==> build 34: inputs <==
==> flow/design.v <==
module izhikevich_neuron #(parameter DT = 16'h0100)  
(
    input wire clk,
    input wire rst,
    input wire [15:0] I,           
    output reg spike               
);
    reg signed [15:0] v, u;
    wire signed [15:0] a = 16'h0051;    
    wire signed [15:0] b = 16'h0200;    
    wire signed [15:0] c = -16'sd16640;  
    wire signed [15:0] d = 16'h0800;    
    wire signed [15:0] v_sq;
    wire signed [15:0] term1, term2, term3, dv_raw, du_raw;
    wire signed [15:0] bv;
    localparam signed [15:0] V_THRESH = 16'd7680;  
    cordic_mult sq_v (.x(v), .y(v), .out(v_sq));
    cordic_mult mul_004 (.x(16'h0148), .y(v_sq), .out(term1));
    cordic_mult mul_5v (.x(16'h0500), .y(v), .out(term2));
    assign term3 = 16'd35840;  
    assign dv_raw = term1 + term2 + term3 - u + I;
    cordic_mult mul_bv (.x(b), .y(v), .out(bv));
    assign du_raw = (bv - u);
    wire signed [15:0] du;
    cordic_mult mul_a (.x(a), .y(du_raw), .out(du));
    wire signed [31:0] dv_dt = dv_raw * $signed(DT);
    wire signed [31:0] du_dt = du * $signed(DT);
    always @(posedge clk or posedge rst) begin
        if (rst) begin
            v <= c;
            u <= 0;
            spike <= 0;
        end else begin
            if (v >= V_THRESH) begin
                v <= c;
                u <= u + d;
                spike <= 1;
            end else begin
                v <= v + dv_dt[23:8];  
                u <= u + du_dt[23:8];
                spike <= 0;
            end
        end
    end
endmodule
module cordic_mult(
    input signed [15:0] x,
    input signed [15:0] y,
    output signed [15:0] out
);
    wire signed [31:0] temp;
    assign temp = x * y;
    assign out = temp[23:8];  
endmodule
==> flow/run.sh <==
#!/bin/bash
# the make line also repeats each setting of config.mk as NAME=value (left out here)
make -C /OpenROAD-flow-scripts/flow DESIGN_CONFIG=/design/flow/config.mk WORK_HOME=/design/flow/orfs CLKGATE_MAP_FILE= finish
==> flow/config.mk <==
export PLATFORM = sky130hd
export DESIGN_NAME = izhikevich_neuron
export DESIGN_NICKNAME = izhikevich_neuron
export VERILOG_FILES = /design/flow/design.v
export SDC_FILE = /design/flow/constraint.sdc
export NUM_CORES = 4
export LEC_CHECK = 0
export CAP_MARGIN = 20
export CORE_MARGIN = 2
export CORE_UTILIZATION = 72
export CTS_CLUSTER_DIAMETER = 193
export CTS_CLUSTER_SIZE = 98
export PLACE_DENSITY = 0.38
export SLEW_MARGIN = 20
export TNS_END_PERCENT = 10
==> flow/constraint.sdc <==
create_clock -name core_clock -period 10.2 [get_ports {clk}]
set_input_delay 2.0400 -clock core_clock [delete_from_list [all_inputs] [get_ports {clk}]]
set_output_delay 2.0400 -clock core_clock [all_outputs]
set_load 0.01 [all_outputs]
==> inputs of build 77, as changes to build 34 <==
Settings changed: CORE_UTILIZATION 72 to 56, CTS_CLUSTER_DIAMETER 193 to not set, CTS_CLUSTER_SIZE 98 to not set, PLACE_DENSITY 0.38 to not set, TNS_END_PERCENT 10 to not set.
==> flow/constraint.sdc (replaced) <==
create_clock -name core_clock -period 6.65 [get_ports {clk}]
set_input_delay 1.3300 -clock core_clock [delete_from_list [all_inputs] [get_ports {clk}]]
set_output_delay 1.3300 -clock core_clock [all_outputs]
set_load 0.01 [all_outputs]
==> inputs of trial 19, as changes to build 34 <==
Settings changed: ABC_AREA set to 1, CTS_CLUSTER_DIAMETER 193 to not set, CTS_CLUSTER_SIZE 98 to not set, PLACE_DENSITY 0.38 to 0.6, TNS_END_PERCENT 10 to not set.
==> flow/constraint.sdc (replaced) <==
create_clock -name core_clock -period 13.4 [get_ports {clk}]
set_input_delay 2.6800 -clock core_clock [delete_from_list [all_inputs] [get_ports {clk}]]
set_output_delay 2.6800 -clock core_clock [all_outputs]
set_load 0.01 [all_outputs]
==> notes <==
- Trial 19 finished clean. Build 34 ran to the end with violations: setup timing. Build 77 finished but failed the layout checks on setup timing.
- Between trial 19 and build 77, the lower utilization is in trial 19 (gap 0.68 points).
- Setup slack: trial 19 > build 34 > build 77.
- Sequential cell count is the same in build 34 and build 77.
- Against build 77, the sequential share of layout area of build 34 is higher by 0.53 points.
- Worst hold slack, highest first: trial 19, build 77, build 34.
- Against build 34, the routed wire length of trial 19 is smaller by 4.4%.
- In trial 19 the synthesized area is larger than in build 77, by about 7%.
- Register-to-register slack, lowest first: build 77, build 34, trial 19.


==> v18: inputs <==
// izhikevich_neuron: RTL as listed in full above, without the edits since
export LEC_CHECK = 0
export ABC_AREA = 1
export CAP_MARGIN = 20
export CORE_ASPECT_RATIO = 0.92
export CORE_MARGIN = 2
export CORE_UTILIZATION = 72
export CTS_CLUSTER_DIAMETER = 320
export CTS_CLUSTER_SIZE = 10
export PLACE_DENSITY = 0.6
export SETUP_SLACK_MARGIN = 3.96
export SLEW_MARGIN = 20
export TNS_END_PERCENT = 10
create_clock -name core_clock -period 13.4 [get_ports {clk}]
run.sh (not shown) runs the stock make flow with config.mk's settings and CLKGATE_MAP_FILE=.
==> v22 (differences from v18) <==
==> flow/config.mk (replaced) <==
export PLATFORM = sky130hd
export DESIGN_NAME = izhikevich_neuron
export DESIGN_NICKNAME = izhikevich_neuron
export VERILOG_FILES = /design/flow/design.v
export SDC_FILE = /design/flow/constraint.sdc
export NUM_CORES = 4
export LEC_CHECK = 0
export CAP_MARGIN = 20
export CORE_MARGIN = 2
export CORE_UTILIZATION = 40
export PLACE_DENSITY = 0.6
export SLEW_MARGIN = 20
==> flow/constraint.sdc (replaced) <==
create_clock -name core_clock -period 11.7 [get_ports {clk}]
set_input_delay 2.3400 -clock core_clock [delete_from_list [all_inputs] [get_ports {clk}]]
set_output_delay 2.3400 -clock core_clock [all_outputs]
set_load 0.01 [all_outputs]
==> v13 (differences from v18) <==
==> flow/config.mk (replaced) <==
export PLATFORM = sky130hd
export DESIGN_NAME = izhikevich_neuron
export DESIGN_NICKNAME = izhikevich_neuron
export VERILOG_FILES = /design/flow/design.v
export SDC_FILE = /design/flow/constraint.sdc
export NUM_CORES = 4
export LEC_CHECK = 0
export ABC_AREA = 1
export CAP_MARGIN = 20
export CORE_MARGIN = 2
export CORE_UTILIZATION = 71
export PLACE_DENSITY_LB_ADDON = 0.11
export SETUP_SLACK_MARGIN = 2.81
export SLEW_MARGIN = 20
==> flow/constraint.sdc (replaced) <==
create_clock -name core_clock -period 10.0 [get_ports {clk}]
set_input_delay 2.0000 -clock core_clock [delete_from_list [all_inputs] [get_ports {clk}]]
set_output_delay 2.0000 -clock core_clock [all_outputs]
set_load 0.01 [all_outputs]
==> Changelog: implementation <==
### Changed

* Register area share after synthesis at 5.70%
* Outcome: no timing/DRC/antenna violations
* DR WL/cell at 14.5 um
* Min Tclk post-route at 11,420 ps
* Crit path largest cell delay at 620 ps
* CP delay by family, top: adder cells
* Initial antenna violation count at 0
* Reg2reg setup slack at 280 ps
[end of results for v22]
==> Changelog: implementation <==
### Implementation results

* Err: [ERROR GRT-0232] Routing congestion too high. Check the congestion heatmap in the GUI.
* Outcome: stopped before the end
* Dominant comb cell: adder cells
* CTS resizes at 193
* DP HPWL at 36.0 mm
* Register area share after synthesis at 5.32%
* Stage reached: global routing
* Die area at 23,300 sq um
* Total CTS buffers at 5
* Flip-flops with a built-in enable at 0
* Async set-reset flop share out of synthesis at 100%
[end of results for v13]
==> Changelog: implementation <==
### Changed

* CTS resizes at 140
* Mapped Area at 15,700 sq um
* Met2 WL post-DR at 20.4 mm
* DR WL/cell at 18.3 um
* Initial antenna violation count at 0
* Min Tclk post-route at 11,160 ps
* CP delay by family, top: adder cells
* Setup TNS at 0 ps
* Outcome: no timing/DRC/antenna violations
* Reg2reg setup slack at 2240 ps
* Dominant comb cell: adder cells
* Register area share after synthesis at 5.32%
[end of results for v18]
